// Topmodule
module Topmodule(
    input wire Clk,
    input wire Data,
    input wire Reset,
    input wire En,
    output reg Out
    );
Size in the first run: ~5,900 cells after synthesis, about 46,000 um^2 of cells after synthesis.
export LEC_CHECK = 0
export CAP_MARGIN = 40
export CELL_PAD_IN_SITES_GLOBAL_PLACEMENT = 2
export CORE_MARGIN = 2
export CORE_UTILIZATION = 70
export CTS_CLUSTER_DIAMETER = 172
export HOLD_SLACK_MARGIN = 0.04
export PLACE_DENSITY_LB_ADDON = 0.27
export SETUP_SLACK_MARGIN = 2.23
export SLEW_MARGIN = 20
create_clock -name core_clock -period 8.33 [get_ports {Clk}]
run.sh (not shown) runs the stock make flow with config.mk's settings and CLKGATE_MAP_FILE=.
The starting point failed in 3_1_place_gp_skip_io.
Next try:
CORE_UTILIZATION = 37   (was 70)
HOLD_SLACK_MARGIN = -0.07   (was 0.04)
PLACE_DENSITY = 0.36   (was unset)
PLACE_DENSITY_LB_ADDON = unset   (was 0.27)
SETUP_SLACK_MARGIN = 2.09   (was 2.23)
SLEW_MARGIN = 15   (was 20)
Outcome: The changed run produced a layout that fails on negative setup slack. Die area goes up by 88%. Synthesized cell count is unchanged. Synthesized area is unchanged.
Next try:
ABC_AREA = 1   (was unset)
CAP_MARGIN = 20   (was 40)
CELL_PAD_IN_SITES_GLOBAL_PLACEMENT = unset   (was 2)
CORE_UTILIZATION = 69   (was 37)
CTS_CLUSTER_DIAMETER = unset   (was 172)
HOLD_SLACK_MARGIN = unset   (was -0.07)
PLACE_DENSITY = unset   (was 0.36)
SETUP_SLACK_MARGIN = unset   (was 2.09)
SLEW_MARGIN = 20   (was 15)
clock period = 17.6 ns   (was 8.33 ns; I/O delays follow)
Outcome: The changed run produced a clean layout. Sequential share of layout area is higher by 0.65 points. Global-route usage is higher by 12 points. Routed wire length went down by 13%. Final area fell by 2.1%. Power went down by 55%. Sequential power is lower by 53%. Worst setup slack improves by 7.4 ns. First-iteration DRC count grows by 71%. Via count came out higher by 16%. Synthesized cell count goes up by 24%.
Next try:
CORE_UTILIZATION = 72   (was 69)
CTS_CLUSTER_SIZE = 97   (was unset)
PLACE_DENSITY = 0.43   (was unset)
clock period = 6.21 ns   (was 17.6 ns; I/O delays follow)
This time the run finished but fails on negative setup slack.
Power came out higher to 2.8 times its value.
Die size came out lower by 4.1%.
Clock-buffer cell count came out lower by 16.
Non-clock buffer count came out higher by 101.
Flip-flop count is unchanged.
Worst hold slack is about the same.
Wire length came out higher by 2.7%.
Via count came out higher by 2.0%.
Design area came out higher by 1.8%.

* * *

Topmodule again, from the RTL that the note above started with.
Design Topmodule, start of the top module:
module Topmodule(
    input wire Clk,
    input wire Data,
    input wire Reset,
    input wire En,
    output reg Out
    );
clock: 8.33 ns
lec_check: 0
cap_margin: 40
cell_pad_in_sites_global_placement: 2
core_margin: 2
core_utilization: 37
cts_cluster_diameter: 172
hold_slack_margin: 0.04
place_density: 0.36
setup_slack_margin: -0.66
slew_margin: 20
The first run reached the layout checks and failed them: negative setup slack.
==> next run, changes <==
- CELL_PAD_IN_SITES_GLOBAL_PLACEMENT: 2 -> 0
- CORE_UTILIZATION: 37 -> 70
- SETUP_SLACK_MARGIN: -0.66 -> -0.6
The new run ran to the end with violations: negative setup slack.
Synthesized cell count is unchanged.
Routed wire length came out lower by 16%.
Worst setup slack is worse by 220 ps.
==> next run, changes <==
- ABC_AREA: not set -> 1
- CAP_MARGIN: 40 -> 15
- CORE_UTILIZATION: 70 -> 72
- PLACE_DENSITY: 0.36 -> 0.63
- SETUP_SLACK_MARGIN: -0.6 -> -0.38
- clock period: 8.33 -> 6.7 ns (I/O delays scaled with it)
The new run ran to the end with violations: negative setup slack.
Cell count goes up by about 20%.
Maximum frequency goes down by 0.73%.
First-iteration DRC count goes up by about 30%.
Flip-flop count stays the same.
Hold slack stays flat.
Die area is about the same.
Setup slack got worse by 1700 ps.
Via count goes up by about 13%.
Wire length goes up by 5.3%.
==> next run, changes <==
- ABC_AREA: 1 -> not set
- SETUP_SLACK_MARGIN: -0.38 -> 0.42
- clock period: 6.7 -> 8.12 ns (I/O delays scaled with it)
After rerunning:
- The changed run finished but failed the layout checks on negative setup slack
- via count is lower by 12%
- power is lower by 19%
- cell area is lower by 3.2%
==> next run, changes <==
- CAP_MARGIN: 15 -> 20
- CELL_PAD_IN_SITES_GLOBAL_PLACEMENT: 0 -> not set
- CORE_UTILIZATION: 72 -> 40
- CTS_CLUSTER_DIAMETER: 172 -> not set
- HOLD_SLACK_MARGIN: 0.04 -> not set
- PLACE_DENSITY: 0.63 -> not set
- SETUP_SLACK_MARGIN: 0.42 -> not set
- clock period: 8.12 -> 12.0 ns (I/O delays scaled with it)
After rerunning:
- With this change the flow finished clean
- core utilization falls by 35 points
- via count is lower by 3.7%
- design area climbs by 0.79%
- die size grows by 79%
- setup slack is better by 2300 ps
- final cell count is higher by 9.3%
- register-to-register slack improves by 2300 ps
- global-route usage drops by 15 points
==> next run, changes <==
- CTS_CLUSTER_SIZE: not set -> 100
- GPL_TIMING_DRIVEN: not set -> 0
- MAX_ROUTING_LAYER: not set -> met4
- PLACE_DENSITY_LB_ADDON: not set -> 0.08
- SETUP_SLACK_MARGIN: not set -> 1.5
- TNS_END_PERCENT: not set -> 65
- clock period: 12.0 -> 11.4 ns (I/O delays scaled with it)
=>
- The new run completed without violations
- die area stays the same
- clock power increases by about 4%
- routed wire length increases by about 22%

* * *

== build 30 ==
Starting RTL as in the previous note.
Design Topmodule, start of the top module:
module Topmodule(
    input wire Clk,
    input wire Data,
    input wire Reset,
    input wire En,
    output reg Out
    );
export LEC_CHECK = 0
export CAP_MARGIN = 40
export CELL_PAD_IN_SITES_GLOBAL_PLACEMENT = 0
export CORE_MARGIN = 2
export CORE_UTILIZATION = 70
export CTS_CLUSTER_DIAMETER = 172
export HOLD_SLACK_MARGIN = 0.04
export PLACE_DENSITY = 0.36
export SETUP_SLACK_MARGIN = 2.17
export SLEW_MARGIN = 20
create_clock -name core_clock -period 8.33 [get_ports {Clk}]
Status build 30: flow complete, layout not clean - setup timing
> inputs changed (build 30 -> build 74)
Settings: changing CAP_MARGIN from 40 to 20; removing CTS_CLUSTER_DIAMETER (formerly 172); removing HOLD_SLACK_MARGIN (formerly 0.04); removing PLACE_DENSITY (formerly 0.36); changing CORE_UTILIZATION from 70 to 40; removing CELL_PAD_IN_SITES_GLOBAL_PLACEMENT (formerly 0); removing SETUP_SLACK_MARGIN (formerly 2.17); changing the clock period (ns, I/O delays scaled along) from 8.33 to 11.2.
Findings:
- Looking at the reports, build 74 completed the entire flow and the layout it produced met the timing, DRC and antenna checks.
- Against build 30 as the reference, build 74 delivers a higher count of clock-net buffers in the final layout.
- In the tables for build 74 and build 30, setup slack reads higher with build 74.
- Taking build 30 as 1.0, build 74 lands at 0.904 on highest clock frequency the design can meet.
- Overall routing resource usage: build 74 vs build 30 down 15 points
Edits applied to the flow inputs when going from build 74 to build 85:
Settings: setting SETUP_SLACK_MARGIN to 1.86 for the first time; changing SLEW_MARGIN from 20 to 30; setting MAX_ROUTING_LAYER to met4 for the first time; setting PLACE_DENSITY_LB_ADDON to 0.11 for the first time; setting TNS_END_PERCENT to 65 for the first time; setting CTS_CLUSTER_SIZE to 100 for the first time; setting GPL_TIMING_DRIVEN to 0 for the first time; changing the clock period (ns, I/O delays scaled along) from 11.2 to 11.4.
Build 85 did not stop at any stage, and its layout met the timing, DRC and antenna checks.
Against build 74, the final cell area of build 85 is higher.
Cmp build 85 vs build 74: internal power contribution lower in build 85
Diff build 85..build 74 | y dimension of the die | unchanged
Summary of build 85 over build 74: clock skew saw an increase, relative contribution of sequential cells to total power saw a decrease, power saw little to no change, count of vias placed by the detailed router saw an increase, register-to-register path setup slack saw an increase.
Inputs modified between build 85 and build 91:
Settings: clearing TNS_END_PERCENT, which used to be 65; clearing PLACE_DENSITY_LB_ADDON, which used to be 0.11; clearing MAX_ROUTING_LAYER, which used to be met4; clearing SETUP_SLACK_MARGIN, which used to be 1.86; swapping 30 for 20 in SLEW_MARGIN; swapping 40 for 69 in CORE_UTILIZATION; clearing GPL_TIMING_DRIVEN, which used to be 0; putting CTS_CLUSTER_DIAMETER at 394 where nothing was set; clearing CTS_CLUSTER_SIZE, which used to be 100; putting ABC_AREA at 1 where nothing was set; swapping 11.4 for 8.68 in the clock period (ns, I/O delays scaled along).
--- outcome ---
- Every stage of build 91 finished as expected; the final checks, on the other hand, flagged setup timing, which means the layout fails.
- Diff build 85 -> build 91: non-clock buffer count moved down, cell area fell by about 1.2%, area used by sequential logic in the layout held steady, count of routing violations after the opening detailed-route iteration +22%, clock period minus worst slack has decreased.
Power figures rest on the tool's default switching activity, not on a simulated workload.
